==> flow/design.v <==
module setHexValue (output reg [6:0] display, input [3:0] value);
always @(*)begin 
	case(value)
		0: display  <= 7'b0000001;
		1: display  <= 7'b1001111;
		2: display  <= 7'b0010010;
		3: display  <= 7'b0000110;
		4: display  <= 7'b1001100;
		5: display  <= 7'b0100100;
		6: display  <= 7'b0100000;
		7: display  <= 7'b0001111;
		8: display  <= 7'b0000000;
		9: display  <= 7'b0001100;
		10: display  <= 7'b0001000;
		11: display  <= 7'b1100000;
		12: display  <= 7'b0110001;
		14: display  <= 7'b0110000;
		15: display  <= 7'b0111000;
		default: display <= 7'b1111111;  
		endcase
end
endmodule
module displayHex(output [6:0] Out0, Out1, Out2, Out3, 
					output reg [6:0]Out4, Out5, 
					 Out6, Out7, Out8, Out9, Out10, Out11, Out12, Out13,
					 input [13:0] inputBinary);
reg [3:0] temp0, temp1, temp2, temp3;
wire [6:0] tempOut0, tempOut1, tempOut2, tempOut3;
always @(*)begin
	temp0 <= (inputBinary[0]*1) + (inputBinary[1]*2) +
			(inputBinary[2]*4)+ (inputBinary[3]*8);		
	temp1 <= (inputBinary[4]*1) + (inputBinary[5]*2) +
			(inputBinary[6]*4)+ (inputBinary[7]*8);			
	temp2 <= (inputBinary[8]*1) + (inputBinary[9]*2) +
			(inputBinary[10]*4)+ (inputBinary[11]*8);		
	temp3 <= (inputBinary[12]*1) + (inputBinary[13]*2);	
	Out4 <= 7'b1111111;
	Out5 <= 7'b1111111;
	Out6 <= 7'b1111111;
	Out7 <= 7'b1111111;
	Out8 <= 7'b1111111;
	Out9 <= 7'b1111111;
	Out10 <= 7'b1111111;
	Out11 <= 7'b1111111;
	Out12 <= 7'b1111111;
	Out13 <= 7'b1111111;	
end
setHexValue u1(tempOut0, temp0);
setHexValue u2(tempOut1, temp1);
setHexValue u3(tempOut2, temp2);
setHexValue u4(tempOut3, temp3);
assign Out0 = tempOut0;
assign Out1 = tempOut1;
assign Out2 = tempOut2;
assign Out3 = tempOut3;
endmodule
module displayBinary(output reg [6:0] Out0, Out1, Out2, Out3, Out4, Out5, 
					 Out6, Out7, Out8, Out9, Out10, Out11, Out12, Out13,
					input [13:0] inputBinary);
always @(*)begin
	Out0 <= (inputBinary[0] == 1'b0)?(7'b0000001):(7'b1001111);
	Out1 <= (inputBinary[1] == 1'b0)?(7'b0000001):(7'b1001111);
	Out2 <= (inputBinary[2] == 1'b0)?(7'b0000001):(7'b1001111);
	Out3 <= (inputBinary[3] == 1'b0)?(7'b0000001):(7'b1001111);
	Out4 <= (inputBinary[4] == 1'b0)?(7'b0000001):(7'b1001111);
	Out5 <= (inputBinary[5] == 1'b0)?(7'b0000001):(7'b1001111);
	Out6 <= (inputBinary[6] == 1'b0)?(7'b0000001):(7'b1001111);
	Out7 <= (inputBinary[7] == 1'b0)?(7'b0000001):(7'b1001111);
	Out8 <= (inputBinary[8] == 1'b0)?(7'b0000001):(7'b1001111);
	Out9 <= (inputBinary[9] == 1'b0)?(7'b0000001):(7'b1001111);
	Out10 <= (inputBinary[10] == 1'b0)?(7'b0000001):(7'b1001111);
	Out11 <= (inputBinary[11] == 1'b0)?(7'b0000001):(7'b1001111);
	Out12 <= (inputBinary[12] == 1'b0)?(7'b0000001):(7'b1001111);
	Out13 <= (inputBinary[13] == 1'b0)?(7'b0000001):(7'b1001111);
end 
endmodule
module mux21( 
output reg [6:0] disp0, disp1, disp2, disp3, disp4, disp5, disp6, disp7,  
				disp8, disp9, disp10, disp11, disp12, disp13,
input [13:0] inputBinary, 
input DispSelect);
wire [6:0]Out0, Out1, Out2, Out3, Out4, Out5, Out6, 
	Out7, Out8, Out9, Out10, Out11, Out12, Out13, 
	Out14, Out15, Out16, Out17, Out18, Out19, Out20, 
	Out21, Out22, Out23, Out24, Out25, Out26, Out27;
displayHex hex(Out0, Out1, Out2, Out3, Out4, Out5, Out6, Out7, Out8, 
			Out9, Out10, Out11, Out12, Out13,inputBinary);
displayBinary binary(Out14, Out15, Out16, Out17, Out18, Out19, Out20, 
			Out21, Out22, Out23, Out24, Out25, Out26, Out27, inputBinary);	
always@ (*)begin
	if (DispSelect == 1'b1)begin 
		disp0 <= Out0;
		disp1 <= Out1;
		disp2 <= Out2;
		disp3 <= Out3;
		disp4 <= Out4;
		disp5 <= Out5;
		disp6 <= Out6;
		disp7 <= Out7;
		disp8 <= Out8;
		disp9 <= Out9;
		disp10 <= Out10;
		disp11 <= Out11;
		disp12 <= Out12;
		disp13 <= Out13;
		end
	else begin 
		disp0 <= Out14;
		disp1 <= Out15;
		disp2 <= Out16;
		disp3 <= Out17;
		disp4 <= Out18;
		disp5 <= Out19;
		disp6 <= Out20;
		disp7 <= Out21;
		disp8 <= Out22;
		disp9 <= Out23;
		disp10 <= Out24;
		disp11 <= Out25;
		disp12 <= Out26;
		disp13 <= Out27;
		end
end
endmodule
module MUX81 (
    output reg [13:0] dout,
    input [2:0] sel,
    input [13:0] d1, d2, d3, d4, d5, d6, d7, d8,
    input clk);
    always @ (posedge clk) begin
        casez(sel)
            3'b000: dout <= d1;
            3'b001: dout <= d2;
            3'b010: dout <= d3;
            3'b011: dout <= d4;
            3'b100: dout <= d5;
            3'b101: dout <= d6;
            3'b110: dout <= d7;
            3'b111: dout <= d8;
            default: dout <= 14'bz;
        endcase
    end
endmodule
module register(
    output reg [13:0] q,
    input [13:0] R, ALUout,
    input clk, ldR, ldALU, rst);
    always @ (posedge clk) begin
        if (rst == 1'b1) q <= 14'b0;
        else if (ldR == 1'b1) q <= R;
        else if (ldALU == 1'b1) q <= ALUout;
    end
endmodule
module registerArray(
    output [13:0] rout1, rout2, ramOut,
    input [13:0] rin, ALUin,
    input [7:0] ldR, ldALU,
    input [2:0] selrd1, selrd2, selram,
    input clk, rst);
    wire [13:0] rd0, rd1, rd2, rd3, rd4, rd5, rd6, rd7;
    register R0 (rd0, rin, ALUin, clk, ldR[0], ldALU[0], rst);  
    register R1 (rd1, rin, ALUin, clk, ldR[1], ldALU[1], rst);  
    register R2 (rd2, rin, ALUin, clk, ldR[2], ldALU[2], rst);  
    register R3 (rd3, rin, ALUin, clk, ldR[3], ldALU[3], rst);  
    register R4 (rd4, rin, ALUin, clk, ldR[4], ldALU[4], rst);  
    register R5 (rd5, rin, ALUin, clk, ldR[5], ldALU[5], rst);  
    register R6 (rd6, rin, ALUin, clk, ldR[6], ldALU[6], rst);  
    register R7 (rd7, rin, ALUin, clk, ldR[7], ldALU[7], rst);  
    MUX81 M1 (rout1, selrd1, rd0, rd1, rd2, rd3, rd4, rd5, rd6, rd7, clk);
    MUX81 M2 (rout2, selrd2, rd0, rd1, rd2, rd3, rd4, rd5, rd6, rd7, clk);
    MUX81 M3 (ramOut, selram, rd0, rd1, rd2, rd3, rd4, rd5, rd6, rd7, clk);
endmodule
module ALU (ALU_OUTPUT, ALU_FLAGS, A, B, ALU_OpCode, en, rstFlags, clk);
	output reg [13:0] ALU_OUTPUT;
	output reg [2:0] ALU_FLAGS;
	input [13:0] A, B;
	input [4:0] ALU_OpCode;
	input en, rstFlags, clk;
	reg [27:0] tempMult;
	reg [14:0] tempOver;
	always @(posedge clk or posedge rstFlags) begin
		if (rstFlags == 1'b1) begin  
			ALU_OUTPUT <= 14'd0;
			ALU_FLAGS <= 2'd0;
			tempMult <= 15'd0;
			tempOver <= 15'd0;
		end
		else if (en) case (ALU_OpCode)
			5'b00000: ALU_OUTPUT <= 14'b0;  
			5'b00001: ALU_OUTPUT <= 14'b0;  
			5'b00010: ALU_OUTPUT <= 14'b0;  
			5'b00011: begin  
					tempOver = A + B;
					if (tempOver[14] == 1'b1) ALU_FLAGS <= 3'd3;  
					ALU_OUTPUT <= tempOver[13:0];
			end
			5'b00100: begin  
					if (A < B) begin
						ALU_FLAGS <= 3'd4;  
						ALU_OUTPUT <= 14'b0;
					end
					else ALU_OUTPUT <= A - B; 
			end
			5'b00101: begin  
					tempMult = A * B;
					if (tempMult > 14'd255) ALU_FLAGS <= 3'd3;  
					ALU_OUTPUT <= tempMult[13:0];
			end
			5'b00110: begin  
					if (B == 1'd0) begin
						ALU_FLAGS <= 3'd5;  
						ALU_OUTPUT <= A;
					end
					else ALU_OUTPUT <= A / B; 
			end
			5'b00111: ALU_FLAGS <= (A < B) ? 3'd1:3'd2;  
			5'b01000: ALU_FLAGS <= (A > B) ? 3'd1:3'd2;  
			5'b01001: ALU_FLAGS <= (A <= B) ? 3'd1:3'd2;  
			5'b01010: ALU_FLAGS <= (A >= B) ? 3'd1:3'd2;  
			5'b01011: ALU_FLAGS <= (A == B) ? 3'd1:3'd2;  
			5'b01100: ALU_FLAGS <= (A != B) ? 3'd1:3'd2;  
			5'b01101: ALU_OUTPUT <= A & B;  
			5'b01110: ALU_OUTPUT <= A | B;  
			5'b01111: ALU_OUTPUT <= ~A;  
			5'b10000: ALU_OUTPUT <= A ^ B;  
			5'b10001: begin  
					tempOver = (~A) + 1; 
					if (tempOver[14] == 1'b1) ALU_FLAGS <= 3'd3;  
					ALU_OUTPUT <= tempOver[13:0];
			end
			5'b10010: ALU_OUTPUT <= A << B;  
			5'b10011: ALU_OUTPUT <= A >> B;  
			5'b10100: ALU_OUTPUT <= A << 1;  
			5'b10101: ALU_OUTPUT <= A >> 1;  
			5'b10110: ALU_OUTPUT <= A <<< 1;  
			5'b10111: ALU_OUTPUT <= A >>> 1;  
			5'b11000: ALU_OUTPUT <= {A[12:0], A[13]};  
			5'b11001: ALU_OUTPUT <= {A[0], A[13:1]};  
			5'b11010: ALU_OUTPUT <= 14'b0;  
			5'b11011: ALU_OUTPUT <= 14'b0;  
			5'b11100: begin 
					if((A % 2'd2)== 0) ALU_FLAGS <= 3'd6;
					else ALU_FLAGS <= 3'd7;
			end	
			5'b11101: ALU_OUTPUT <= A;  
			5'b11110: ALU_OUTPUT <= 14'b0;  
			5'b11111: ALU_OUTPUT <= 14'b0;  
			default: ALU_FLAGS <= 3'd0;
		endcase
	end
endmodule
module controlUnit (
    output reg readRAM, writeRAM, ldA, ldB,
    output reg [5:0] address,
    output reg [4:0] opcode,
    output reg [7:0] ldALU, ldR,
    output reg [2:0] result, rega, regb, selram,
    output reg displaySelect,
    output aluEn, halted,
    input [13:0] RAMdata,
    input clk, rst);
    reg [3:0] state;
    reg [5:0] pc;
    reg [13:0] currentInstruction;
    assign aluEn = (state == 4'b0011) || (state == 4'b0110);
    assign halted = (state == 4'b1111);
    always @ (posedge clk, posedge rst) begin
        if (rst == 1'b1) begin
            state <= 4'b0000;
            readRAM <= 1'b0;
            writeRAM <= 1'b0;
            ldA <= 1'b0;
            ldB <= 1'b0;
            displaySelect <= 1'b0;
            selram <= 3'b000;
            opcode <= 5'b00000;
            address <= 6'b000000;
            result <= 3'b000;
            rega <= 3'b000;
            regb <= 3'b000;
            ldALU <= 8'b00000000;
            ldR <= 8'b00000000;
            pc <= 6'b000000;
            currentInstruction <= 14'b0;
        end
        else begin
            case(state)
                4'b0000: begin  
                    readRAM <= 1'b1;
                    state <= 4'b0001;
                    address <= pc;
                end
                4'b0001: begin  
                    readRAM <= 1'b0;
                    opcode <= RAMdata[13:9];
                    result <= RAMdata[8:6];
                    rega <= RAMdata[5:3];
                    regb <= RAMdata[2:0];
                    currentInstruction <= RAMdata[13:0];
                    state <= 4'b0010;
                end
                4'b0010: begin  
                    case (opcode)
                        5'b00000:     state <= 4'b0110;
                        5'b00001:       state <= 4'b0110;
                        5'b00010:      state <= 4'b0110;
                        5'b00011:       state <= 4'b0011;
                        5'b00100:       state <= 4'b0011;
                        5'b00101:       state <= 4'b0011;
                        5'b00110:       state <= 4'b0011;
                        5'b00111:     state <= 4'b0110;
                        5'b01000:     state <= 4'b0110;
                        5'b01001:     state <= 4'b0110;
                        5'b01010:     state <= 4'b0110;
                        5'b01011:     state <= 4'b0110;
                        5'b01100:     state <= 4'b0110;
                        5'b01101:      state <= 4'b0011;
                        5'b01110:       state <= 4'b0011;
                        5'b01111:      state <= 4'b0011;
                        5'b10000:      state <= 4'b0011;
                        5'b10001:   state <= 4'b0011;
                        5'b10010:      state <= 4'b0011;
                        5'b10011:      state <= 4'b0011;
                        5'b10100:       state <= 4'b0011;
                        5'b10101:       state <= 4'b0011;
                        5'b10110:       state <= 4'b0011;
                        5'b10111:       state <= 4'b0011;
                        5'b11000:       state <= 4'b0011;
                        5'b11001:       state <= 4'b0011;
                        5'b11010:     state <= 4'b1100;
                        5'b11011:     state <= 4'b1101;
                        5'b11100:       state <= 4'b0110;
                        5'b11101:       state <= 4'b0011;
                        5'b11110:       state <= 4'b0100;
                        5'b11111:       state <= 4'b0101;
                        default:    state <= 4'b0000;
                    endcase
                end
                4'b0011: begin  
                    case(result)
                        3'b000: ldALU <= 8'b00000001;
                        3'b001: ldALU <= 8'b00000010;
                        3'b010: ldALU <= 8'b00000100;
                        3'b011: ldALU <= 8'b00001000;
                        3'b100: ldALU <= 8'b00010000;
                        3'b101: ldALU <= 8'b00100000;
                        3'b110: ldALU <= 8'b01000000;
                        3'b111: ldALU <= 8'b10000000;
                        default: ldALU <= 8'b00000000;
                    endcase
                    state <= 4'b0111;
                end
                4'b0100: begin  
                    readRAM <= 1'b1;
                    address <= RAMdata[5:0];
                    case(result)
                        3'b000: ldR <= 8'b00000001;
                        3'b001: ldR <= 8'b00000010;
                        3'b010: ldR <= 8'b00000100;
                        3'b011: ldR <= 8'b00001000;
                        3'b100: ldR <= 8'b00010000;
                        3'b101: ldR <= 8'b00100000;
                        3'b110: ldR <= 8'b01000000;
                        3'b111: ldR <= 8'b10000000;
                        default: ldR <= 8'b00000000;
                    endcase
                    state <= 4'b0111;
                end
                4'b0101: begin  
                    address <= RAMdata[5:0];
                    selram <= result;
                    state <= 4'b0111;
                end
                4'b0110: begin  
                    if (opcode == 5'b00001) state <= 4'b1111;
                    else state <= 4'b0111;
                end
                4'b0111: begin  
                    if (opcode == 5'b11111) writeRAM <= 1'b1;
                    if (opcode == 5'b11010) displaySelect <= 1'b0;
                    if (opcode == 5'b11011) displaySelect <= 1'b1;
                    state <= 4'b1000;
                end 
                4'b1000: begin  
                    state <= 4'b1011;
                end
                4'b1001: begin
                end
                4'b1010: begin
                end
                4'b1011: begin  
                    ldALU <= 8'b00000000;
                    readRAM <= 1'b0;
                    ldR <= 8'b00000000;
                    writeRAM <= 1'b0;
                    ldA <= 1'b0;
                    pc <= pc + 1;
                    state <= 4'b0000;
                end
                4'b1100: begin  
                    ldA <= 1'b1;
                    state <= 4'b0111;
                end
                4'b1101: begin  
                    ldA <= 1'b1;
                    state <= 4'b0111;
                end
                4'b1111: begin  
                    state <= 4'b1111;
                end
                default: state <= 4'b0000;
            endcase
        end
    end
endmodule
module CPU (
    output [6:0] disp0, disp1, disp2, disp3, disp4, disp5, disp6, disp7, disp8, disp9, disp10, disp11, disp12, disp13,
    output [2:0] flags,
    output halted,
    output [5:0] mem_addr,
    output mem_wr,
    output [13:0] mem_wdata,
    input [13:0] mem_rdata,
    input clk, rst);
    wire [13:0] data_o, A, B, ALUout, ramOut, inputBinary;
    wire [7:0] ldR, ldALU;
    wire [5:0] address;
    wire [4:0] opcode;
    wire [2:0] result, rega, regb, selram;
    wire readRAM, writeRAM, displaySelect, ldA, ldB, aluEn;
    assign data_o = mem_rdata;
    assign mem_addr = address;
    assign mem_wr = writeRAM;
    assign mem_wdata = ramOut;
    registerArray RA1 (A, B, ramOut, data_o, ALUout, ldR, ldALU, rega, regb, selram, clk, rst);
    ALU A1 (ALUout, flags, A, B, opcode, aluEn, rst, clk);
    controlUnit CU1 (readRAM, writeRAM, ldA, ldB, address, opcode, ldALU, ldR, result, rega, regb, selram, displaySelect, aluEn, halted, data_o, clk, rst);
    register disreg (inputBinary, A, B, clk, ldA, ldB, rst);
    mux21 display (disp0, disp1, disp2, disp3, disp4, disp5, disp6, disp7, disp8, disp9, disp10, disp11, disp12, disp13, inputBinary, displaySelect); 
endmodule
==> flow/run.sh <==
#!/bin/bash
# the make line also repeats each setting of config.mk as NAME=value (left out here)
make -C /OpenROAD-flow-scripts/flow DESIGN_CONFIG=/design/flow/config.mk WORK_HOME=/design/flow/orfs CLKGATE_MAP_FILE= finish
==> flow/config.mk <==
export PLATFORM = sky130hd
export DESIGN_NAME = CPU
export DESIGN_NICKNAME = CPU
export VERILOG_FILES = /design/flow/design.v
export SDC_FILE = /design/flow/constraint.sdc
export NUM_CORES = 4
export LEC_CHECK = 0
export CAP_MARGIN = 20
export CORE_MARGIN = 2
export CORE_UTILIZATION = 40
export PLACE_DENSITY = 0.6
export SETUP_SLACK_MARGIN = -0.72
export SLEW_MARGIN = 20
==> flow/constraint.sdc <==
create_clock -name core_clock -period 23.2 [get_ports {clk}]
set_input_delay 4.6400 -clock core_clock [delete_from_list [all_inputs] [get_ports {clk}]]
set_output_delay 4.6400 -clock core_clock [all_outputs]
set_load 0.01 [all_outputs]
==> run_results.csv, run 1 <==
group,metric,value,unit
outcome,status,"no timing/DRC/antenna violations",
clock_tree,tritoncts,"built",
worst_setup_path,path_delay_family,"AND-OR/OR-AND gates",
layout,nets,4149,
global_route,grt_pass1_wl,165.0,mm
detailed_routing,top_layer,"met5",
worst_setup_path,reg2reg_from,"RA1.M2.dout[0]",
detailed_routing,wl_met1,45.13,mm
worst_setup_path,startpoint_type,"flip-flop",
detailed_routing,via_count,28379,
place,gp_congestion,0.9970,
worst_setup_path,cp_data_required_time,23.60,ns
layout,final-comb-area,22000,um^2
synthesis,synth_xor_xnor_area_share,0.02263,
timing,maxSlewHeadroom,0.1579,
worst_hold_path,hold_class,"reg -> reg",
synthesis,adder_share,0.2079,
detailed_routing,drt_pass1_iterations,8,
die,die_h,275.2,um
detailed_routing,wl_per_cell,23.25,um
worst_setup_path,worstSetupEndpointType,"flip-flop",
worst_setup_path,critPathKind,"reg -> reg",
worst_hold_path,hold_path_depth,1,
worst_setup_path,reg2reg_to,"A1.ALU_OUTPUT[0]",
clock_tree,cts_sinks,237,
worst_setup_path,path_max_fanout,13,
worst_setup_path,crit_start,"RA1.M2.dout[0]",
timing,report.final.hold_viol_count,0,
place,pre_cts_slack,-0.2260,ns
global_route,antenna_found_initial,4,
die,ios,139,
clock_tree,htree_levels,1,
worst_hold_path,min_from,"CU1.pc[5]",
detailed_routing,antenna_left,0,
synthesis,ys_sh_mux,0.1236,
worst_setup_path,slowest_delay,0.52,ns
clock_tree,hold_buffers,0,
synthesis,synth_area_leader_cell,"dfxtp_1",
timing,setup_slack,0.7826,ns
flow_run,cap_violations,0,
clock_tree,clock_latency,0.56,ns
worst_hold_path,hold_end,"CU1.pc[5]",
layout,area_growth,10.72,%
worst_setup_path,crit_top_cell,"ha_1",
layout,fillCellCount,7313,
place,port_buffers,127,
die,core,72830,um^2
detailed_routing,dr_wl_met2,49.61,mm
detailed_routing,wl_met3,9.650,mm
timing,final_max_slew_viol_count,0,
worst_setup_path,worstSetupPathDepth,106,
timing,fin_crit_sh,0.9663,
synthesis,yosys-top-cells-count,"550 x nor2_1, 328 x nand2_1, 270 x a21oi_1, 260 x ha_1, 246 x inv_1",
timing,finalCriticalPeriod,22.42,ns
worst_setup_path,r2r_setup_slack,0.78,ns
clock_tree,root_buffer,"clkbuf_16",
synthesis,synth_flops,237,
timing,setup_viol,0,
timing,tightest_slew,1.231,ns
detailed_routing,drtIter0Drc,2663,
synthesis,yosys-stat-cells,3753,
timing,finalSetupTns,0,ns
timing,fmax,44.61,MHz
synthesis,top_cell_area_share,0.1143,
global_route,grt_pass1_vias,26633,
worst_setup_path,crit_end,"A1.ALU_OUTPUT[0]",
detailed_routing,routed_via_density,6.028,
clock_tree,cts_buffers,25,
worst_setup_path,crit_buf_inv,7,
worst_setup_path,cp_slowest_cell,"or4b_1",
global_route,grt_max_degree,86,
timing,finClkSkew,0.02212,ns
synthesis,syn_inst,3753,
global_route,grt_usage,0.2821,
place,dp_hpwl,77.19,mm
detailed_routing,drc,0,
synthesis,synthArstFlopShare,0.2911,
synthesis,flop_cell,"dfxtp_1",
synthesis,ys_seq_frac,0.1730,
global_route,grt_overflow,0,
flow_run,warning_count,71,
die,dieArea,75720,um^2
synthesis,synth-simple-area-share,0.1883,
worst_setup_path,worstPathArrival,22.82,ns
die,fp-row-count,99,
detailed_routing,routed_wl,109.5,mm
synthesis,yosysChipArea,29410,um^2
synthesis,avgSynthCellArea,7.837,um^2
synthesis,edf_count,0,
synthesis,syn_area,29410,um^2
synthesis,synthDistinctLibCells,99,
die,fp_util,0.4038,
synthesis,synthTopLogicFamily,"adder cells",
synthesis,synth_dominant_cell_count,"nor2_1",
clock_tree,clk_path_buf_depth,3,
synthesis,yosysWarnings,9,
synthesis,synthTopCellsByArea,"dfxtp_1 11%, ha_1 11%, fa_1 9.7%",
clock_tree,clk_pin_slew_worst_paths,0.06,ns
worst_setup_path,r2r_cells,106,
die,chipWidth,275.2,um
detailed_routing,num_antenna_cells,0,
synthesis,synthAoiAreaFrac,0.2004,
layout,regArea,5095,um^2
## routing by layer
| layer | global-route usage | up-vias |
|---|---|---|
| li1 | - | 13039 |
| met1 | 0.3790 | 13661 |
| met2 | 0.4540 | 1397 |
| met3 | 0.03806 | 280 |
| met4 | 0.1196 | 2 |
| met5 | 0 | - |
## cell type report
class                      count  area share
timing repair buffer         274     0.07323
clock inverter                13    0.005725
clock buffer                  33     0.02232
multi-input combinational   2932      0.6755
inverter                     260     0.02997
sequential                   237      0.1565
tap                          959     0.03685
## metrics by stage
stage / std cells / instance area (um^2) / hold WS [ns] / utilization
final: 4708 / 32570 / 0.4695 / 0.4471
after global routing: 4708 / 32570 / 0.4982 / 0.4471
after CTS: 4700 / 32410 / 0.4731 / 0.4450
after detailed placement: 4654 / 31500 / 0.4607 / 0.4325
after global placement: 4654 / 31500 / 0.4611 / 0.4325
after floorplan: 3762 / 29450 / 0.4441 / -
## what timing repair did
item                                    CTS  global route
resized                                   0            20
endpoints found under the setup margin    0             1
setup buffers                             0             7
==> inputs of run 2 (changes only) <==
- ABC_AREA: not set -> 0
- CELL_PAD_IN_SITES_DETAIL_PLACEMENT: not set -> 1
- CELL_PAD_IN_SITES_GLOBAL_PLACEMENT: not set -> 2
- CORE_UTILIZATION: 40 -> 17
- CTS_CLUSTER_DIAMETER: not set -> 73
- CTS_CLUSTER_SIZE: not set -> 98
- GPL_ROUTABILITY_DRIVEN: not set -> 0
- GPL_TIMING_DRIVEN: not set -> 1
- HOLD_SLACK_MARGIN: not set -> -0.06
- MAX_ROUTING_LAYER: not set -> met4
- MIN_ROUTING_LAYER: not set -> met1
- PLACE_DENSITY: 0.6 -> not set
- PLACE_DENSITY_LB_ADDON: not set -> 0.1
- SETUP_SLACK_MARGIN: -0.72 -> not set
- SLEW_MARGIN: 20 -> 30
- clock period: 23.2 -> 14.4 ns (I/O delays scaled with it)
==> run 2 against run 1 <==
Compared with the run above:
- via count increased by 2.6%
- first-iteration DRC count decreased by 47%
- clock skew increased by 0.0046 ns
- highest routed layer is now met4
- routed wire length increased by 49%
- hold slack improved by 0.0039 ns
- clock-buffer cell count increased by 5
- flip-flop count unchanged
- worst setup slack got worse by 7.5 ns
- synthesized cell count unchanged
- now fails the layout checks on setup timing
- non-clock buffer count increased by 351
- critical path depth increased by 3
==> run_results.csv, run 2 <==
group,metric,value,unit
worst_setup_path,critPathKind,"reg -> reg",
synthesis,flop_cell,"dfxtp_1",
synthesis,adder_share,0.2079,
synthesis,synthTopLogicFamily,"adder cells",
detailed_routing,drtIter0Drc,1407,
die,die_h,420.0,um
timing,fin_crit_sh,1.463,
synthesis,synthAoiAreaFrac,0.2004,
layout,fillCellCount,20249,
worst_setup_path,crit_buf_inv,13,
worst_hold_path,hold_path_depth,1,
worst_setup_path,worstPathArrival,21.52,ns
global_route,grt_usage,0.1872,
timing,tightest_slew,1.032,ns
detailed_routing,drt_pass1_iterations,5,
die,dieArea,176400,um^2
clock_tree,clk_path_buf_depth,3,
synthesis,synthTopCellsByArea,"dfxtp_1 11%, ha_1 11%, fa_1 9.7%",
timing,maxSlewHeadroom,0.3059,
synthesis,yosysWarnings,9,
synthesis,ys_sh_mux,0.1236,
worst_setup_path,reg2reg_from,"RA1.M2.dout[0]",
synthesis,synth_dominant_cell_count,"nor2_1",
worst_hold_path,hold_class,"reg -> reg",
synthesis,syn_area,29410,um^2
worst_setup_path,cp_data_required_time,14.85,ns
synthesis,avgSynthCellArea,7.837,um^2
clock_tree,cts_sinks,237,
timing,finalCriticalPeriod,21.07,ns
worst_setup_path,r2r_setup_slack,-6.67,ns
synthesis,ys_seq_frac,0.1730,
synthesis,top_cell_area_share,0.1143,
clock_tree,tritoncts,"built",
worst_setup_path,reg2reg_to,"A1.ALU_OUTPUT[0]",
worst_setup_path,startpoint_type,"flip-flop",
timing,fmax,47.46,MHz
worst_hold_path,hold_end,"CU1.pc[5]",
die,fp-row-count,152,
outcome,violations,"setup timing",
clock_tree,root_buffer,"clkbuf_16",
global_route,grt_max_degree,71,
place,port_buffers,127,
flow_run,cap_violations,0,
worst_setup_path,crit_end,"A1.ALU_OUTPUT[0]",
worst_setup_path,crit_top_cell,"o21a_1",
synthesis,synth_flops,237,
timing,holdWs,0.4735,ns
synthesis,edf_count,0,
timing,report.final.hold_viol_count,0,
layout,area_growth,29.15,%
detailed_routing,antenna_left,0,
detailed_routing,via_count,29107,
die,chipWidth,420.0,um
clock_tree,clock_latency,0.60,ns
place,placed_cell_area,35790,um^2
die,fp_util,0.1713,
timing,final_max_slew_viol_count,0,
timing,setup_slack,-6.668,ns
place,pre_cts_slack,-7.795,ns
synthesis,synthArstFlopShare,0.2911,
clock_tree,clk_pin_slew_worst_paths,0.07,ns
synthesis,synth_xor_xnor_area_share,0.02263,
synthesis,syn_inst,3753,
detailed_routing,drc,0,
worst_setup_path,slowest_delay,0.52,ns
worst_setup_path,cp_slowest_cell,"or4b_4",
worst_hold_path,min_from,"CU1.pc[5]",
synthesis,yosys-stat-cells,3753,
timing,setup_viol,5,
detailed_routing,wl_per_cell,25.38,um
clock_tree,htree_levels,1,
detailed_routing,routed_via_density,4.537,
synthesis,synth-simple-area-share,0.1883,
layout,nets,4502,
die,core,171700,um^2
worst_setup_path,worstSetupPathDepth,109,
synthesis,yosys-top-cells-count,"550 x nor2_1, 328 x nand2_1, 270 x a21oi_1, 260 x ha_1, 246 x inv_1",
detailed_routing,routed_wl,162.8,mm
synthesis,synth_area_leader_cell,"dfxtp_1",
timing,rsz0062_at_grt,"true",
global_route,grt_overflow,0,
flow_run,warning_count,74,
worst_setup_path,r2r_cells,109,
die,ios,139,
global_route,grt_pass1_vias,31145,
layout,fin_area,37990,um^2
synthesis,synthDistinctLibCells,99,
worst_setup_path,path_delay_family,"AND-OR/OR-AND gates",
outcome,status,"failed layout checks",
worst_setup_path,path_max_fanout,7,
detailed_routing,num_antenna_cells,0,
timing,finClkSkew,0.02670,ns
worst_setup_path,worstSetupEndpointType,"flip-flop",
global_route,grt_pass1_wl,234.5,mm
place,dp_hpwl,120.6,mm
synthesis,yosysChipArea,29410,um^2
global_route,antenna_found_initial,10,
clock_tree,cts_buffers,28,
worst_setup_path,crit_start,"RA1.M2.dout[0]",
-- run 2: routing by layer --
| metal | track usage | wire [um] |
|---|---|---|
| met3 | 0.007906 | 2995 |
| met1 | 0.2467 | 77110 |
| met2 | 0.3242 | 80560 |
| met4 | 0.02445 | 2152 |
| met5 | - | 0 |
-- run 2: final cells by class --
class / instances / area, um^2 / share of cell area
Clock buffer: 38 / 819.5 / 0.02157
Clock inverter: 14 / 153.9 / 0.004051
Inverter: 260 / 989.7 / 0.02605
Multi-Input combinational cell: 2931 / 22950 / 0.6042
Sequential cell: 237 / 5116 / 0.1347
Tap cell: 2310 / 2890 / 0.07608
Timing Repair Buffer: 625 / 5065 / 0.1333
-- run 2: metrics by stage --
stage | utilization | setup TNS [ns] | instances
finish | 0.2212 | -16.15 | 6415
floorplan | - | -14.94 | 3762
detailed placement | 0.2084 | -18.78 | 6305
global placement | 0.2084 | -17.35 | 6305
CTS | 0.2200 | -15.45 | 6404
global route | 0.2212 | -21.31 | 6415
-- run 2: repair_timing --
item	4_1_cts	5_1_grt
hold buffers	0	0
buffers inserted	47	11
endpoints found under the setup margin	5	5
resized	127	25
hold endpoints to repair	0	0
pin swaps	67	40
==> inputs of run 3 (changes only) <==
- ABC_AREA: 0 -> not set
- CELL_PAD_IN_SITES_DETAIL_PLACEMENT: 1 -> not set
- CELL_PAD_IN_SITES_GLOBAL_PLACEMENT: 2 -> not set
- CORE_UTILIZATION: 17 -> 68
- CTS_CLUSTER_DIAMETER: 73 -> not set
- CTS_CLUSTER_SIZE: 98 -> 99
- GPL_ROUTABILITY_DRIVEN: 0 -> not set
- GPL_TIMING_DRIVEN: 1 -> not set
- HOLD_SLACK_MARGIN: -0.06 -> not set
- MAX_ROUTING_LAYER: met4 -> not set
- MIN_ROUTING_LAYER: met1 -> not set
- PLACE_DENSITY: not set -> 0.41
- PLACE_DENSITY_LB_ADDON: 0.1 -> not set
- SLEW_MARGIN: 30 -> 20
- TNS_END_PERCENT: not set -> 5
- clock period: 14.4 -> 14.6 ns (I/O delays scaled with it)
==> run 3 against run 2 <==
Compared with the run above:
- the layout still fails its checks (setup timing)
- global-route usage rose by 34 points
- largest cell class unchanged
==> run_results.csv, run 3 <==
group,metric,value,unit
outcome,status,"failed layout checks",
outcome,violations,"setup timing",
clock_tree,clock_latency,0.54,ns
clock_tree,clk_path_buf_depth,3,
synthesis,avgSynthCellArea,7.837,um^2
die,core,42890,um^2
clock_tree,tritoncts,"built",
worst_setup_path,crit_buf_inv,5,
global_route,grt_pass1_vias,33305,
clock_tree,hold_buffers,0,
global_route,grt_max_degree,83,
worst_setup_path,worstPathArrival,21.32,ns
timing,report.final.hold_viol_count,0,
die,fp_util,0.6858,
worst_setup_path,reg2reg_from,"RA1.M2.dout[8]",
worst_setup_path,path_max_fanout,8,
detailed_routing,routed_via_density,7.159,
layout,final_util,0.7993,
place,port_buffers,127,
worst_hold_path,hold_class,"reg -> reg",
die,ios,139,
detailed_routing,drtIter0Drc,5323,
worst_hold_path,hold_end,"CU1.pc[5]",
global_route,grt_usage,0.5239,
clock_tree,cts_sinks,237,
worst_hold_path,hold_path_depth,1,
global_route,antenna_found_initial,2,
global_route,grt_overflow,0,
flow_run,cap_violations,0,
worst_setup_path,startpoint_type,"flip-flop",
synthesis,synth_dominant_cell_count,"nor2_1",
clock_tree,cts_buffers,23,
detailed_routing,drt_pass1_iterations,13,
synthesis,synthTopLogicFamily,"adder cells",
die,fp-row-count,76,
detailed_routing,wl_per_cell,26.23,um
global_route,grt_pass1_wl,182.1,mm
synthesis,syn_inst,3753,
detailed_routing,routed_wl,119.9,mm
synthesis,ys_seq_frac,0.1730,
place,gp_congestion,1.046,
synthesis,adder_share,0.2079,
clock_tree,htree_levels,1,
timing,finalCriticalPeriod,20.91,ns
synthesis,syn_area,29410,um^2
worst_setup_path,path_delay_family,"AND-OR/OR-AND gates",
synthesis,synthAoiAreaFrac,0.2004,
worst_setup_path,r2r_cells,102,
detailed_routing,via_count,32731,
worst_setup_path,crit_start,"RA1.M2.dout[8]",
flow_run,warning_count,76,
timing,final_max_slew_viol_count,0,
synthesis,synth-simple-area-share,0.1883,
worst_setup_path,worstSetupPathDepth,102,
worst_hold_path,min_from,"CU1.pc[5]",
synthesis,ys_sh_mux,0.1236,
timing,fmax,47.82,MHz
timing,setup_viol,4,
synthesis,edf_count,0,
detailed_routing,drc,0,
die,chipWidth,212.0,um
synthesis,synthTopCellsByArea,"dfxtp_1 11%, ha_1 11%, fa_1 9.7%",
synthesis,yosys-stat-cells,3753,
worst_setup_path,r2r_setup_slack,-6.31,ns
timing,setup_slack,-6.312,ns
timing,maxSlewHeadroom,0.1588,
clock_tree,root_buffer,"clkbuf_16",
timing,tightest_slew,1.262,ns
synthesis,synthDistinctLibCells,99,
worst_setup_path,worstSetupEndpointType,"flip-flop",
synthesis,flop_cell,"dfxtp_1",
worst_setup_path,cp_slowest_cell,"or4b_4",
layout,nets,4386,
synthesis,yosys-top-cells-count,"550 x nor2_1, 328 x nand2_1, 270 x a21oi_1, 260 x ha_1, 246 x inv_1",
clock_tree,clk_pin_slew_worst_paths,0.07,ns
timing,finClkSkew,0.01766,ns
timing,rsz0062_at_grt,"true",
synthesis,yosysChipArea,29410,um^2
layout,fillCellCount,2741,
synthesis,top_cell_area_share,0.1143,
synthesis,synth_xor_xnor_area_share,0.02263,
worst_setup_path,slowest_delay,0.51,ns
worst_setup_path,reg2reg_to,"A1.ALU_OUTPUT[0]",
die,dieArea,44930,um^2
synthesis,synth_area_leader_cell,"dfxtp_1",
synthesis,synth_flops,237,
worst_setup_path,crit_end,"A1.ALU_OUTPUT[0]",
worst_setup_path,critPathKind,"reg -> reg",
timing,fin_crit_sh,1.432,
layout,area_growth,16.54,%
synthesis,synthArstFlopShare,0.2911,
detailed_routing,antenna_left,0,
synthesis,yosysWarnings,9,
place,dp_hpwl,80.98,mm
worst_setup_path,cp_data_required_time,15.00,ns
die,die_h,212.0,um
==> run 3: area by class of cell <==
class	count	area, um^2	area share
multi-input combinational	2931	22420	0.6540
sequential	237	5107	0.1490
timing repair buffer	514	4185	0.1221
inverter	260	980.9	0.02862
tap	585	732.0	0.02135
clock buffer	30	664.4	0.01938
clock inverter	12	182.7	0.005329
antenna	3	7.507	0.0002190
==> run 3: metrics by stage <==
| step | setup slack (ns) | instance area [um^2] | cells | hold slack (ns) | TNS (ns) |
|---|---|---|---|---|---|
| floorplan | -6.369 | 29790 | 3762 | 0.4441 | -14.81 |
| global placement | -6.024 | 32940 | 4503 | 0.4645 | -13.68 |
| detailed placement | -6.797 | 32940 | 4503 | 0.4733 | -16.41 |
| CTS | -5.952 | 34200 | 4568 | 0.4991 | -13.56 |
| global route | -7.474 | 34270 | 4569 | 0.5196 | -19.12 |
| finish | -6.312 | 34280 | 4572 | 0.4986 | -14.74 |
==> run 3: routing by layer <==
metal,track usage,share of wire,wire [um]
met1,0.6074,0.33,39340
met2,0.8033,0.42,50760
met3,0.1721,0.15,18200
met4,0.4043,0.097,11640
met5,0,0,0
==> run 3: repair_timing <==
item                                    4_1_cts  5_1_grt
pin swaps                                    33        1
endpoints found under the hold margin         0        0
endpoints found under the setup margin        5        5
cloned                                        0        0
gates resized                                55        9
buffers inserted                             23        0
==> inputs of run 4 (changes only) <==
- ABC_AREA: not set -> 1
- CAP_MARGIN: 20 -> 10
- CELL_PAD_IN_SITES_DETAIL_PLACEMENT: not set -> 1
- CELL_PAD_IN_SITES_GLOBAL_PLACEMENT: not set -> 3
- CORE_ASPECT_RATIO: not set -> 0.76
- CORE_UTILIZATION: 68 -> 46
- CTS_CLUSTER_DIAMETER: not set -> 123
- CTS_CLUSTER_SIZE: 99 -> 46
- GPL_ROUTABILITY_DRIVEN: not set -> 1
- HOLD_SLACK_MARGIN: not set -> 0.05
- MIN_ROUTING_LAYER: not set -> met2
- PLACE_DENSITY: 0.41 -> 0.6
- SETUP_SLACK_MARGIN: not set -> -1.92
- TNS_END_PERCENT: 5 -> not set
- clock period: 14.6 -> 24.0 ns (I/O delays scaled with it)
==> run 4 against run 3 <==
Compared with the run above:
- the flow now stops in 3_1_place_gp_skip_io
- die size grew 42%
- synthesized cell count increased by 9.5%
- area after synthesis decreased by 3.7%
==> run_results.csv, run 4 <==
group,metric,value,unit
synthesis,ys_sh_mux,0,
die,fp_util,0.4636,
synthesis,synthArstFlopShare,0.2911,
synthesis,yosys-top-cells-count,"789 x nand2_1, 650 x inv_1, 297 x a21oi_1, 260 x ha_1, 239 x nor2_1",
die,fp-row-count,79,
synthesis,synth_xor_xnor_area_share,0.02443,
synthesis,syn_area,28320,um^2
synthesis,synth_flops,237,
synthesis,synthTopCellsByArea,"dfxtp_1 12%, ha_1 11%, nand2_1 10%",
die,die_h,220.3,um
synthesis,synth-simple-area-share,0.2228,
outcome,lastStage,"3_1_place_gp_skip_io",
outcome,status,"stopped before the end",
synthesis,synthDistinctLibCells,77,
synthesis,yosysChipArea,28320,um^2
outcome,tool.error,"[ERROR GPL-0301] Utilization 109.212 % exceeds 100%.",
synthesis,yosys-stat-cells,4108,
synthesis,top_cell_area_share,0.1188,
die,dieArea,63590,um^2
synthesis,edf_count,0,
synthesis,synthAoiAreaFrac,0.2182,
synthesis,avgSynthCellArea,6.894,um^2
die,chipWidth,288.6,um
synthesis,adder_share,0.2159,
synthesis,synthTopLogicFamily,"simple AND/OR/NAND/NOR gates",
synthesis,synth_area_leader_cell,"dfxtp_1",
die,core,61090,um^2
synthesis,flop_cell,"dfxtp_1",
synthesis,yosysWarnings,9,
synthesis,ys_seq_frac,0.1797,
synthesis,synth_dominant_cell_count,"nand2_1",
synthesis,syn_inst,4108,
==> inputs of run 5 (changes only) <==
- ABC_AREA: 1 -> 0
- CAP_MARGIN: 10 -> 15
- CELL_PAD_IN_SITES_GLOBAL_PLACEMENT: 3 -> not set
- CORE_ASPECT_RATIO: 0.76 -> 0.97
- CORE_MARGIN: 2 -> 7
- CORE_UTILIZATION: 46 -> 63
- CTS_CLUSTER_DIAMETER: 123 -> 245
- CTS_CLUSTER_SIZE: 46 -> 45
- GPL_ROUTABILITY_DRIVEN: 1 -> 0
- HOLD_SLACK_MARGIN: 0.05 -> 0.26
- MAX_ROUTING_LAYER: not set -> met5
- MIN_ROUTING_LAYER: met2 -> not set
- SETUP_SLACK_MARGIN: -1.92 -> 2.91
- SLEW_MARGIN: 20 -> 40
- TNS_END_PERCENT: not set -> 70
- clock period: 24.0 -> 18.1 ns (I/O delays scaled with it)
==> run 5 against run 4 <==
Compared with the run above:
- the flow stops in 3_5_place_dp
- area after synthesis grew 3.9%
- die size shrank 17%
- synthesized cell count shrank 8.6%
==> run_results.csv, run 5 <==
group,metric,value,unit
outcome,status,"stopped before the end",
outcome,lastStage,"3_5_place_dp",
outcome,tool.error,"[ERROR DPL-0033] detailed placement checks failed during check placement.",
die,die_h,226.8,um
synthesis,synthDistinctLibCells,99,
synthesis,avgSynthCellArea,7.837,um^2
die,ios,139,
synthesis,synth_dominant_cell_count,"nor2_1",
die,fp-row-count,77,
synthesis,yosysChipArea,29410,um^2
synthesis,synth_area_leader_cell,"dfxtp_1",
synthesis,yosys-stat-cells,3753,
synthesis,synthTopLogicFamily,"adder cells",
die,chipWidth,233.4,um
synthesis,ys_sh_mux,0.1236,
synthesis,edf_count,0,
die,core,45860,um^2
synthesis,synth_xor_xnor_area_share,0.02263,
synthesis,synthAoiAreaFrac,0.2004,
synthesis,syn_area,29410,um^2
synthesis,top_cell_area_share,0.1143,
synthesis,synth-simple-area-share,0.1883,
synthesis,synth_flops,237,
synthesis,synthTopCellsByArea,"dfxtp_1 11%, ha_1 11%, fa_1 9.7%",
synthesis,yosys-top-cells-count,"550 x nor2_1, 328 x nand2_1, 270 x a21oi_1, 260 x ha_1, 246 x inv_1",
synthesis,flop_cell,"dfxtp_1",
synthesis,ys_seq_frac,0.1730,
synthesis,adder_share,0.2079,
die,dieArea,52930,um^2
synthesis,synthArstFlopShare,0.2911,
synthesis,yosysWarnings,9,
die,fp_util,0.6414,
place,port_buffers,127,
synthesis,syn_inst,3753,
[run 5: through the flow]
step	instances	worst slack, ns	setup TNS [ns]
floorplan	3762	-2.713	-3.747
global placement	4510	-2.354	-3.096
==> inputs of run 6 (changes only) <==
- ABC_AREA: 0 -> not set
- CAP_MARGIN: 15 -> 20
- CELL_PAD_IN_SITES_DETAIL_PLACEMENT: 1 -> not set
- CORE_ASPECT_RATIO: 0.97 -> not set
- CORE_MARGIN: 7 -> 2
- CORE_UTILIZATION: 63 -> 50
- CTS_CLUSTER_DIAMETER: 245 -> not set
- CTS_CLUSTER_SIZE: 45 -> not set
- GPL_ROUTABILITY_DRIVEN: 0 -> not set
- HOLD_SLACK_MARGIN: 0.26 -> not set
- MAX_ROUTING_LAYER: met5 -> not set
- SETUP_SLACK_MARGIN: 2.91 -> not set
- SLEW_MARGIN: 40 -> 20
- TNS_END_PERCENT: 70 -> not set
- clock period: 18.1 -> 23.2 ns (I/O delays scaled with it)
==> run 6 against run 5 <==
Compared with the run above:
- the run now finishes clean
- die size is 15% higher
- synthesized cell count stayed put
- area after synthesis stayed put
==> run_results.csv, run 6 <==
group,metric,value,unit
global_route,antenna_found_initial,2,
worst_setup_path,reg2reg_from,"RA1.M2.dout[0]",
die,ios,139,
timing,maxSlewHeadroom,0.2237,
worst_setup_path,startpoint_type,"flip-flop",
clock_tree,clk_pin_slew_worst_paths,0.07,ns
synthesis,syn_area,29410,um^2
global_route,grt_pass1_wl,169.0,mm
detailed_routing,routed_wl,112.3,mm
clock_tree,clock_latency,0.57,ns
synthesis,yosysWarnings,9,
die,die_h,246.5,um
timing,setup_slack,0.9637,ns
place,placed_cell_area,31000,um^2
worst_hold_path,min_from,"CU1.pc[5]",
clock_tree,clk_path_buf_depth,3,
die,chipWidth,246.5,um
synthesis,synth-simple-area-share,0.1883,
global_route,grt_usage,0.3618,
clock_tree,cts_sinks,237,
detailed_routing,via_count,28820,
timing,fmax,44.97,MHz
synthesis,edf_count,0,
synthesis,synthDistinctLibCells,99,
die,fp_util,0.5079,
worst_hold_path,hold_class,"reg -> reg",
place,gp_congestion,1.005,
place,pre_cts_slack,-0.7166,ns
synthesis,yosys-stat-cells,3753,
worst_setup_path,reg2reg_to,"A1.ALU_OUTPUT[0]",
worst_setup_path,worstSetupEndpointType,"flip-flop",
worst_hold_path,hold_path_depth,1,
worst_setup_path,crit_buf_inv,5,
timing,fin_crit_sh,0.9585,
layout,fin_area,32470,um^2
layout,nets,4130,
synthesis,synthArstFlopShare,0.2911,
die,core,57920,um^2
layout,area_growth,10.38,%
detailed_routing,routed_via_density,6.409,
timing,report.final.hold_viol_count,0,
clock_tree,hold_buffers,0,
synthesis,synthTopLogicFamily,"adder cells",
timing,setup_viol,0,
detailed_routing,drt_pass1_iterations,10,
worst_hold_path,hold_end,"CU1.pc[5]",
synthesis,synth_area_leader_cell,"dfxtp_1",
global_route,grt_max_degree,78,
worst_setup_path,r2r_setup_slack,0.96,ns
place,dp_hpwl,78.72,mm
detailed_routing,drc,0,
worst_setup_path,slowest_delay,0.52,ns
detailed_routing,drtIter0Drc,2994,
synthesis,synth_xor_xnor_area_share,0.02263,
detailed_routing,antenna_left,0,
synthesis,synth_flops,237,
worst_setup_path,path_delay_family,"AND-OR/OR-AND gates",
clock_tree,htree_levels,1,
timing,tightest_slew,1.164,ns
synthesis,flop_cell,"dfxtp_1",
synthesis,yosysChipArea,29410,um^2
worst_setup_path,critPathKind,"reg -> reg",
worst_setup_path,crit_top_cell,"ha_1",
global_route,grt_overflow,0,
synthesis,synthTopCellsByArea,"dfxtp_1 11%, ha_1 11%, fa_1 9.7%",
layout,fillCellCount,5454,
synthesis,syn_inst,3753,
worst_setup_path,worstSetupPathDepth,105,
worst_setup_path,cp_data_required_time,23.63,ns
flow_run,warning_count,71,
worst_setup_path,crit_start,"RA1.M2.dout[0]",
clock_tree,cts_buffers,27,
die,dieArea,60780,um^2
synthesis,avgSynthCellArea,7.837,um^2
worst_setup_path,r2r_cells,105,
die,fp-row-count,88,
timing,final_max_slew_viol_count,0,
place,port_buffers,127,
outcome,status,"no timing/DRC/antenna violations",
timing,finalCriticalPeriod,22.24,ns
synthesis,synth_dominant_cell_count,"nor2_1",
timing,finClkSkew,0.02318,ns
clock_tree,tritoncts,"built",
detailed_routing,wl_per_cell,24.97,um
worst_setup_path,cp_slowest_cell,"or4_1",
global_route,grt_pass1_vias,27893,
synthesis,top_cell_area_share,0.1143,
worst_setup_path,worstPathArrival,22.66,ns
flow_run,cap_violations,0,
worst_setup_path,crit_end,"A1.ALU_OUTPUT[0]",
synthesis,ys_seq_frac,0.1730,
clock_tree,root_buffer,"clkbuf_16",
synthesis,synthAoiAreaFrac,0.2004,
synthesis,adder_share,0.2079,
synthesis,yosys-top-cells-count,"550 x nor2_1, 328 x nand2_1, 270 x a21oi_1, 260 x ha_1, 246 x inv_1",
worst_setup_path,path_max_fanout,10,
synthesis,ys_sh_mux,0.1236,
## run 6: through the flow
| stage | hold WS [ns] | cells | utilization | setup TNS [ns] |
|---|---|---|---|---|
| global route | 0.5183 | 4496 | 0.5606 | -0.08366 |
| floorplan | 0.4441 | 3762 | - | 0 |
| detailed placement | 0.4790 | 4427 | 0.5353 | -0.7166 |
| global placement | 0.4687 | 4427 | 0.5353 | -0.1348 |
| CTS | 0.4961 | 4477 | 0.5507 | 0 |
| finish | 0.4899 | 4497 | 0.5606 | 0 |
## run 6: repair_timing
| item | 4_1_cts | 5_1_grt |
|---|---|---|
| pin swaps | 1 | 22 |
| cloned | 0 | 1 |
| setup endpoints to repair | 1 | 1 |
| resized | 11 | 83 |
| setup buffers | 1 | 18 |
## run 6: cell type report
type | instances | area [um^2] | area share
Antenna cell | 1 | 2.502 | 0.00007707
Clock buffer | 41 | 790.8 | 0.02436
Clock inverter | 8 | 51.30 | 0.001580
Inverter | 260 | 975.9 | 0.03006
Multi-Input combinational cell | 2932 | 22370 | 0.6891
Sequential cell | 237 | 5097 | 0.1570
Tap cell | 765 | 957.2 | 0.02948
Timing Repair Buffer | 253 | 2218 | 0.06833
## run 6: per-layer routing
metal / up-vias / GRT usage / wire length (um)
li1: 12996 / - / -
met1: 14097 / 0.4828 / 46800
met2: 1413 / 0.5848 / 50780
met3: 314 / 0.04434 / 8939
met4: 0 / 0.1660 / 5764
met5: - / 0 / 0
==> inputs of run 7 (changes only) <==
- ABC_AREA: not set -> 0
- CAP_MARGIN: 20 -> 0
- CORE_ASPECT_RATIO: not set -> 0.97
- CORE_UTILIZATION: 50 -> 70
- CTS_CLUSTER_DIAMETER: not set -> 103
- MAX_ROUTING_LAYER: not set -> met4
- PLACE_DENSITY: 0.6 -> 0.63
- clock period: 23.2 -> 21.5 ns (I/O delays scaled with it)
==> run 7 against run 6 <==
Compared with the run above:
- the layout now fails its checks (setup timing)
- core utilization up 25 points
- worst setup slack worse by 1.1 ns
- critical path depth unchanged
- die size down 28%
- sequential share of layout area down 0.46 points
- routed wire length up 4.8%
==> run_results.csv, run 7 <==
group,metric,value,unit
die,ios,139,
worst_setup_path,slowest_delay,0.51,ns
detailed_routing,wl_per_cell,27.01,um
synthesis,avgSynthCellArea,7.837,um^2
worst_setup_path,worstSetupEndpointType,"flip-flop",
worst_setup_path,path_delay_family,"AND-OR/OR-AND gates",
synthesis,synthAoiAreaFrac,0.2004,
worst_setup_path,crit_top_cell,"ha_4",
place,dp_hpwl,76.54,mm
global_route,antenna_found_initial,4,
synthesis,synth-simple-area-share,0.1883,
layout,fin_cells,4359,
worst_setup_path,crit_end,"A1.ALU_OUTPUT[0]",
worst_setup_path,path_max_fanout,7,
clock_tree,hold_buffers,0,
place,port_buffers,127,
outcome,violations,"setup timing",
synthesis,top_cell_area_share,0.1143,
clock_tree,cts_buffers,24,
detailed_routing,routed_wl,117.7,mm
worst_setup_path,reg2reg_from,"RA1.M2.dout[0]",
global_route,grt_pass1_wl,172.2,mm
worst_setup_path,critPathKind,"reg -> reg",
die,dieArea,43670,um^2
clock_tree,htree_levels,1,
place,pre_cts_slack,-0.9851,ns
synthesis,flop_cell,"dfxtp_1",
die,fp_util,0.7140,
timing,holdWs,0.4998,ns
detailed_routing,drc,0,
worst_hold_path,min_from,"A1.ALU_FLAGS[0]",
worst_setup_path,crit_buf_inv,4,
synthesis,synth_dominant_cell_count,"nor2_1",
clock_tree,clock_latency,0.56,ns
timing,setup_viol,1,
worst_hold_path,hold_end,"A1.ALU_FLAGS[0]",
worst_setup_path,worstSetupPathDepth,105,
detailed_routing,routed_via_density,7.292,
flow_run,warning_count,74,
detailed_routing,drt_pass1_iterations,10,
die,die_h,205.9,um
timing,finalCriticalPeriod,21.60,ns
synthesis,ys_seq_frac,0.1730,
worst_setup_path,crit_start,"RA1.M2.dout[0]",
detailed_routing,via_count,31787,
synthesis,ys_sh_mux,0.1236,
timing,setup_slack,-0.1045,ns
timing,maxSlewHeadroom,0.1555,
die,core,41190,um^2
synthesis,synth_xor_xnor_area_share,0.02263,
clock_tree,clk_pin_slew_worst_paths,0.08,ns
global_route,grt_max_degree,74,
global_route,grt_overflow,0,
clock_tree,cts_sinks,237,
timing,rsz0062_at_grt,"true",
synthesis,synthDistinctLibCells,99,
worst_setup_path,worstPathArrival,22.04,ns
place,gp_congestion,1.119,
synthesis,yosys-top-cells-count,"550 x nor2_1, 328 x nand2_1, 270 x a21oi_1, 260 x ha_1, 246 x inv_1",
worst_setup_path,reg2reg_to,"A1.ALU_OUTPUT[0]",
timing,final_max_slew_viol_count,0,
die,chipWidth,212.1,um
detailed_routing,antenna_left,0,
timing,fmax,46.29,MHz
worst_setup_path,cp_slowest_cell,"or4_4",
worst_hold_path,hold_path_depth,1,
synthesis,syn_inst,3753,
place,dp.cells,4237,
synthesis,adder_share,0.2079,
worst_setup_path,r2r_setup_slack,-0.10,ns
detailed_routing,drtIter0Drc,4922,
layout,nets,4195,
timing,tightest_slew,1.267,ns
clock_tree,clk_path_buf_depth,3,
synthesis,synth_area_leader_cell,"dfxtp_1",
synthesis,yosysWarnings,9,
outcome,status,"failed layout checks",
synthesis,synthArstFlopShare,0.2911,
synthesis,yosys-stat-cells,3753,
clock_tree,root_buffer,"clkbuf_16",
global_route,grt_usage,0.5263,
synthesis,yosysChipArea,29410,um^2
timing,finClkSkew,0.04942,ns
worst_hold_path,hold_class,"reg -> reg",
synthesis,syn_area,29410,um^2
worst_setup_path,startpoint_type,"flip-flop",
worst_setup_path,r2r_cells,105,
global_route,grt_pass1_vias,31195,
flow_run,cap_violations,0,
timing,fin_crit_sh,1.005,
layout,area_growth,13.83,%
synthesis,edf_count,0,
synthesis,synthTopLogicFamily,"adder cells",
clock_tree,tritoncts,"built",
synthesis,synth_flops,237,
timing,report.final.hold_viol_count,0,
synthesis,synthTopCellsByArea,"dfxtp_1 11%, ha_1 11%, fa_1 9.7%",
timing,finalSetupTns,-0.1045,ns
die,fp-row-count,73,
worst_setup_path,cp_data_required_time,21.93,ns
[run 7: cell type report]
cell class              count  area, um^2
diodes                      4       10.01
clock buffers              33       685.7
clock inverters            10       147.6
fillers                  2497        7711
inverters                 260       982.2
multi-input cells        2932       23100
flip-flops and latches    237        5102
well taps                 562       703.2
repair buffers            321        2755
[run 7: routing by layer]
layer / wire, um / GRT usage / up-vias
met5: 0 / - / -
met2: 49750 / 0.7827 / 2981
met1: 38780 / 0.6028 / 14654
met4: 10950 / 0.3843 / 0
met3: 18240 / 0.1608 / 1019
li1: - / - / 13133
[run 7: timing repair]
action	4_1_cts	5_1_grt
buffers inserted	18	57
gates cloned	1	0
pin swaps	16	115
resized	39	167
endpoints found under the setup margin	1	1
[run 7: stage by stage]
step	util	instance area, um^2
6_report	0.8128	33480
5_1_grt	0.8128	33480
4_1_cts	0.7809	32170
3_5_place_dp	0.7525	31000
3_3_place_gp	0.7525	31000
2_1_floorplan	-	29680
==> inputs of run 8 (changes only) <==
- CAP_MARGIN: 0 -> 15
- CELL_PAD_IN_SITES_DETAIL_PLACEMENT: not set -> 1
- CORE_MARGIN: 2 -> 7
- CORE_UTILIZATION: 70 -> 63
- CTS_CLUSTER_DIAMETER: 103 -> 245
- CTS_CLUSTER_SIZE: not set -> 45
- GPL_ROUTABILITY_DRIVEN: not set -> 1
- MAX_ROUTING_LAYER: met4 -> met5
- PLACE_DENSITY: 0.63 -> 0.6
- SETUP_SLACK_MARGIN: not set -> 2.91
- TNS_END_PERCENT: not set -> 45
- clock period: 21.5 -> 18.1 ns (I/O delays scaled with it)
==> run 8 against run 7 <==
Compared with the run above:
- the run now fails in 3_5_place_dp
- die size is 21% higher
- area after synthesis did not move
- synthesized cell count unchanged
==> run_results.csv, run 8 <==
group,metric,value,unit
outcome,status,"stopped before the end",
outcome,lastStage,"3_5_place_dp",
outcome,tool.error,"[ERROR DPL-0033] detailed placement checks failed during check placement.",
synthesis,adder_share,0.2079,
synthesis,yosys-top-cells-count,"550 x nor2_1, 328 x nand2_1, 270 x a21oi_1, 260 x ha_1, 246 x inv_1",
synthesis,top_cell_area_share,0.1143,
synthesis,synth_area_leader_cell,"dfxtp_1",
synthesis,syn_inst,3753,
place,port_buffers,127,
synthesis,synthArstFlopShare,0.2911,
die,core,45860,um^2
synthesis,yosysChipArea,29410,um^2
place,gp_congestion,1.060,
synthesis,avgSynthCellArea,7.837,um^2
synthesis,yosysWarnings,9,
die,dieArea,52930,um^2
die,fp_util,0.6414,
synthesis,edf_count,0,
synthesis,synthAoiAreaFrac,0.2004,
synthesis,synthTopLogicFamily,"adder cells",
synthesis,synth_flops,237,
synthesis,synth_dominant_cell_count,"nor2_1",
die,die_h,226.8,um
die,fp-row-count,77,
synthesis,synth-simple-area-share,0.1883,
synthesis,flop_cell,"dfxtp_1",
synthesis,syn_area,29410,um^2
synthesis,yosys-stat-cells,3753,
synthesis,synthTopCellsByArea,"dfxtp_1 11%, ha_1 11%, fa_1 9.7%",
synthesis,synthDistinctLibCells,99,
synthesis,synth_xor_xnor_area_share,0.02263,
synthesis,ys_sh_mux,0.1236,
die,ios,139,
die,chipWidth,233.4,um
synthesis,ys_seq_frac,0.1730,
-- run 8: metrics by stage --
step	worst slack (ns)	hold slack, ns	setup TNS, ns
global placement	-2.600	0.4635	-3.531
floorplan	-2.713	0.4441	-3.747
==> inputs of run 9 (changes only) <==
- CAP_MARGIN: 15 -> 20
- CELL_PAD_IN_SITES_DETAIL_PLACEMENT: 1 -> not set
- CORE_ASPECT_RATIO: 0.97 -> 0.64
- CORE_MARGIN: 7 -> 2
- CORE_UTILIZATION: 63 -> 48
- CTS_CLUSTER_DIAMETER: 245 -> not set
- CTS_CLUSTER_SIZE: 45 -> 25
- GPL_ROUTABILITY_DRIVEN: 1 -> not set
- MAX_ROUTING_LAYER: met5 -> not set
- MIN_ROUTING_LAYER: not set -> met1
- PLACE_DENSITY: 0.6 -> 0.52
- SETUP_SLACK_MARGIN: 2.91 -> not set
- TNS_END_PERCENT: 45 -> not set
- clock period: 18.1 -> 23.8 ns (I/O delays scaled with it)
==> run 9 against run 8 <==
Compared with the run above:
- synthesized cell count stayed put
- now clean on timing, DRC and antenna
- die size is 20% higher
- area after synthesis stayed put
==> run_results.csv, run 9 <==
group,metric,value,unit
timing,setup_viol,0,
worst_setup_path,path_delay_family,"AND-OR/OR-AND gates",
worst_setup_path,startpoint_type,"flip-flop",
synthesis,synth-simple-area-share,0.1883,
layout,nets,4141,
synthesis,top_cell_area_share,0.1143,
place,pre_cts_slack,-0.2927,ns
place,gp_congestion,1.080,
place,dp_hpwl,89.14,mm
timing,final_max_slew_viol_count,0,
synthesis,yosys-stat-cells,3753,
worst_setup_path,r2r_cells,103,
worst_setup_path,crit_start,"RA1.M2.dout[0]",
die,die_h,202.0,um
layout,fin_area,32530,um^2
detailed_routing,antenna_left,0,
flow_run,cap_violations,0,
die,dieArea,63320,um^2
clock_tree,tritoncts,"built",
place,port_buffers,127,
worst_hold_path,hold_path_depth,1,
worst_setup_path,crit_buf_inv,6,
place,placed_cell_area,31230,um^2
worst_setup_path,crit_end,"A1.ALU_OUTPUT[0]",
worst_hold_path,min_from,"CU1.pc[5]",
clock_tree,cts_sinks,237,
worst_setup_path,worstSetupEndpointType,"flip-flop",
clock_tree,htree_levels,1,
timing,report.final.hold_viol_count,0,
synthesis,synthAoiAreaFrac,0.2004,
synthesis,synthDistinctLibCells,99,
worst_setup_path,critPathKind,"reg -> reg",
worst_setup_path,reg2reg_from,"RA1.M2.dout[0]",
worst_hold_path,hold_end,"CU1.pc[5]",
timing,finalCriticalPeriod,22.86,ns
synthesis,synth_xor_xnor_area_share,0.02263,
timing,fmax,43.74,MHz
synthesis,yosysWarnings,9,
clock_tree,cts_buffers,24,
detailed_routing,routed_wl,122.9,mm
clock_tree,clk_path_buf_depth,3,
synthesis,yosysChipArea,29410,um^2
die,core,60540,um^2
worst_setup_path,crit_top_cell,"ha_1",
worst_setup_path,worstSetupPathDepth,103,
global_route,antenna_found_initial,7,
synthesis,ys_seq_frac,0.1730,
global_route,grt_usage,0.3781,
die,chipWidth,313.4,um
synthesis,ys_sh_mux,0.1236,
worst_setup_path,worstPathArrival,23.29,ns
synthesis,edf_count,0,
synthesis,syn_area,29410,um^2
worst_setup_path,reg2reg_to,"A1.ALU_OUTPUT[0]",
synthesis,syn_inst,3753,
timing,fin_crit_sh,0.9606,
detailed_routing,routed_via_density,6.495,
synthesis,synth_dominant_cell_count,"nor2_1",
timing,setup_slack,0.9388,ns
worst_hold_path,hold_class,"reg -> reg",
layout,area_growth,10.59,%
synthesis,avgSynthCellArea,7.837,um^2
worst_setup_path,cp_slowest_cell,"o41ai_1",
outcome,status,"no timing/DRC/antenna violations",
synthesis,flop_cell,"dfxtp_1",
global_route,grt_overflow,0,
die,ios,139,
clock_tree,clock_latency,0.56,ns
synthesis,adder_share,0.2079,
synthesis,synthTopLogicFamily,"adder cells",
worst_setup_path,slowest_delay,0.59,ns
detailed_routing,drc,0,
worst_setup_path,cp_data_required_time,24.23,ns
synthesis,synth_area_leader_cell,"dfxtp_1",
global_route,grt_max_degree,66,
detailed_routing,drtIter0Drc,4191,
global_route,grt_pass1_wl,182.4,mm
timing,tightest_slew,1.119,ns
synthesis,yosys-top-cells-count,"550 x nor2_1, 328 x nand2_1, 270 x a21oi_1, 260 x ha_1, 246 x inv_1",
synthesis,synthTopCellsByArea,"dfxtp_1 11%, ha_1 11%, fa_1 9.7%",
die,fp_util,0.4859,
timing,holdWs,0.4720,ns
timing,finClkSkew,0.03266,ns
worst_setup_path,path_max_fanout,10,
clock_tree,clk_pin_slew_worst_paths,0.07,ns
synthesis,synthArstFlopShare,0.2911,
detailed_routing,via_count,29596,
timing,maxSlewHeadroom,0.2486,
die,fp-row-count,72,
global_route,grt_pass1_vias,27774,
flow_run,warning_count,73,
detailed_routing,wl_per_cell,26.98,um
clock_tree,hold_buffers,0,
worst_setup_path,r2r_setup_slack,0.94,ns
synthesis,synth_flops,237,
detailed_routing,drt_pass1_iterations,6,
clock_tree,root_buffer,"clkbuf_16",
==> run 9: layer usage <==
| metal | GRT usage | wire (um) | share of wire |
|---|---|---|---|
| met5 | 0 | 22 | 0.00018 |
| met1 | 0.5700 | 54440 | 0.44 |
| met3 | 0.1474 | 18900 | 0.15 |
| met2 | 0.5008 | 46680 | 0.38 |
| met4 | 0.07673 | 2900 | 0.024 |
==> run 9: cell type report <==
class / instances / area (um^2)
clock inverters: 15 / 161.4
well taps: 814 / 1018
clock buffers: 29 / 649.4
diodes: 3 / 7.507
multi-input cells: 2932 / 22290
flip-flops and latches: 237 / 5099
repair buffers: 267 / 2323
inverters: 260 / 975.9
fillers: 5847 / 28010
==> run 9: per-stage QoR <==
stage | utilization | cells | TNS, ns
after global routing | 0.5372 | 4555 | -0.1819
final | 0.5373 | 4557 | 0
after CTS | 0.5296 | 4543 | 0
after global placement | 0.5159 | 4499 | 0
after floorplan | - | 3762 | 0
after detailed placement | 0.5159 | 4499 | -0.2927
==> run 9: what timing repair did <==
item,in CTS,in global routing
gates resized,5,79
pin swaps,0,11
endpoints found under the setup margin,1,1
endpoints found under the hold margin,0,0
gates cloned,0,1
setup buffers,0,10
